run A:
==> flow/design.v (excerpt) <==
module finalproject(clk, rst, rows, LEDs, columns, signalout, ss1, ss2, ss3, ss4, ss5, ss6);
input [3:0] rows;  
input clk;  
input rst;  
output [9:0] LEDs;  
output [3:0] columns;  
output signalout;  
output [6:0] ss1, ss2, ss3, ss4, ss5, ss6;  
wire [31:0] countlow, counthigh;  
keypadwithtones kwt(.rows(rows), .clk(clk), .rst(rst), .LEDs(LEDs), .columns(columns), .countlow(countlow), .counthigh(counthigh));
rotatingdisplay rd(.clk(clk), .rst(rst), .ss1(ss1), .ss2(ss2), .ss3(ss3), .ss4(ss4), .ss5(ss5), .ss6(ss6));
toneprocessor tp(.clk(clk), .rst(rst), .countlow(countlow), .counthigh(counthigh), .signalout(signalout));
endmodule
==> flow/config.mk <==
export PLATFORM = sky130hd
export DESIGN_NAME = finalproject
export DESIGN_NICKNAME = finalproject
export VERILOG_FILES = /design/flow/design.v
export SDC_FILE = /design/flow/constraint.sdc
export NUM_CORES = 4
export LEC_CHECK = 0
export CAP_MARGIN = 20
export CELL_PAD_IN_SITES_GLOBAL_PLACEMENT = 3
export CORE_MARGIN = 10
export CORE_UTILIZATION = 65
export CTS_CLUSTER_DIAMETER = 302
export CTS_CLUSTER_SIZE = 23
export MIN_ROUTING_LAYER = met2
export PLACE_DENSITY_LB_ADDON = 0.17
export SETUP_SLACK_MARGIN = -0.11
export SLEW_MARGIN = 20
export TNS_END_PERCENT = 5
==> flow/constraint.sdc <==
create_clock -name core_clock -period 2.8 [get_ports {clk}]
set_input_delay 0.5600 -clock core_clock [delete_from_list [all_inputs] [get_ports {clk}]]
set_output_delay 0.5600 -clock core_clock [all_outputs]
set_load 0.01 [all_outputs]
run.sh (not shown) runs the stock make flow with config.mk's settings and CLKGATE_MAP_FILE=.
Run A is listed as incomplete: the tool reported an error in 3_1_place_gp_skip_io and the run ended there.
Modified inputs, run B compared to run A
- a deleted CTS_CLUSTER_DIAMETER that had been 302
- a deleted TNS_END_PERCENT that had been 5
- a change of CORE_MARGIN from 10 to 2
- a deleted SETUP_SLACK_MARGIN that had been -0.11
- a change of CTS_CLUSTER_SIZE from 23 to 36
- a deleted CELL_PAD_IN_SITES_GLOBAL_PLACEMENT that had been 3
- a deleted MIN_ROUTING_LAYER that had been met2
- a change of CORE_UTILIZATION from 65 to 70
- a deleted PLACE_DENSITY_LB_ADDON that had been 0.17
- a change of the clock period (ns, I/O delays scaled along) from 2.8 to 2.83
[summary]
Comparing run B against run A, there is no change at all in cell count listed in synth_stat.txt.
Lower core outline area goes to run B over run A.
Initial core utilization: run B vs run A up 5.0 points
In the floorplan summary, run B is listed with a die area less than that of run A.
Run B has die boundary width below what run A had.
Flow for run B halted at 5_1_grt, error code GRT-0232.
Status(run A) = ERROR, stage = 3_1_place_gp_skip_io
Number of flops mapped to enable cells by yosys: run A vs run B identical
## Diff of input files: run C against run B
- removing CTS_CLUSTER_SIZE (formerly 36)
- changing CORE_UTILIZATION from 70 to 12
- changing the clock period (ns, I/O delays scaled along) from 2.83 to 12.6
==> comparison <==
Run C completed end to end with timing, DRC and antenna clean.
Row total core area: run C higher / run B lower
Diff run B -> run C: number of cells upsized or downsized after cts moved down, post-synthesis instance area closely matched the old numbers, worst setup timing slack at the placement stage climbed 8.24 ns, area enclosed by the die boundary higher.
Edits applied to the flow inputs when going from run C to run D:
- a change of CORE_UTILIZATION from 12 to 66
- a change of the clock period (ns, I/O delays scaled along) from 12.6 to 3.32
## What came out
- Of the two candidates, run C has the worse clock skew and run D the better one.
- Run D vs. run C: sequential share of layout area stayed essentially flat, cell area stayed essentially flat, placed standard-cell area fell by about 3.4%, global-route usage rose by 25 points.
- When run D is set beside run C, its slew at the pin closest to its max-slew limit turns out to be 0.13 ns larger.
- Run D: complete, dirty (setup timing)
- Both conditions hold for run C: the flow ran to the end and the final layout passed the timing, design-rule and antenna checks.
- Run D: first-iteration DRC count higher than run C
- For total number of vias, dividing the value from run C by the value from run D gives 0.926.
- Delta (run D minus run C): number of port buffers shows no meaningful change; fraction of met3 tracks used by global routing went up 3.2 points; count of placed standard cells including taps shows a reduction of 1332.
Here is what was changed in the inputs of run E compared with run D.
- a change of CORE_UTILIZATION from 66 to 71
- an added ABC_AREA of 1
- an added PLACE_DENSITY of 0.36
- an added CORE_ASPECT_RATIO of 1.77
- an added SETUP_SLACK_MARGIN of 0.6
- a change of the clock period (ns, I/O delays scaled along) from 3.32 to 5.08
Results
Sort run E and run D by total routed wirelength asc -> top: run D. Of run E and run D, run E shows the higher total iterations of the first detailed-routing run, with run D below it. Run E completed; timing, DRC and antenna clean. Changes observed in run E relative to run D: area of the synthesized netlist per yosys stat climbed 10%; total die size climbed 2.5%. Run E ended up with a higher via count than run D did. Summary of run E over run D: cell area moved down; detail-routed via count per cell moved down; final critical-path required period moved up; reported clock group power moved down.
Here is what was changed in the inputs of run F compared with run E.
- swapping 0.36 for 0.67 in PLACE_DENSITY
- clearing CORE_ASPECT_RATIO, which used to be 1.77
- putting CTS_CLUSTER_SIZE at 47 where nothing was set
- clearing ABC_AREA, which used to be 1
- clearing SETUP_SLACK_MARGIN, which used to be 0.6
- swapping 71 for 72 in CORE_UTILIZATION
- swapping 5.08 for 3.23 in the clock period (ns, I/O delays scaled along)
Findings:
Final checks on run F, whose flow otherwise completed, came back failing, citing setup timing. Run F vs run E — clock share of power rose 0.5 points. What run E reported for non-clock buffer count has to be multiplied by 3.3 to get the figure for run F. Against run E, run F reports a required arrival time at the worst endpoint that is lower.
Power figures rest on the tool's default switching activity, not on a simulated workload.
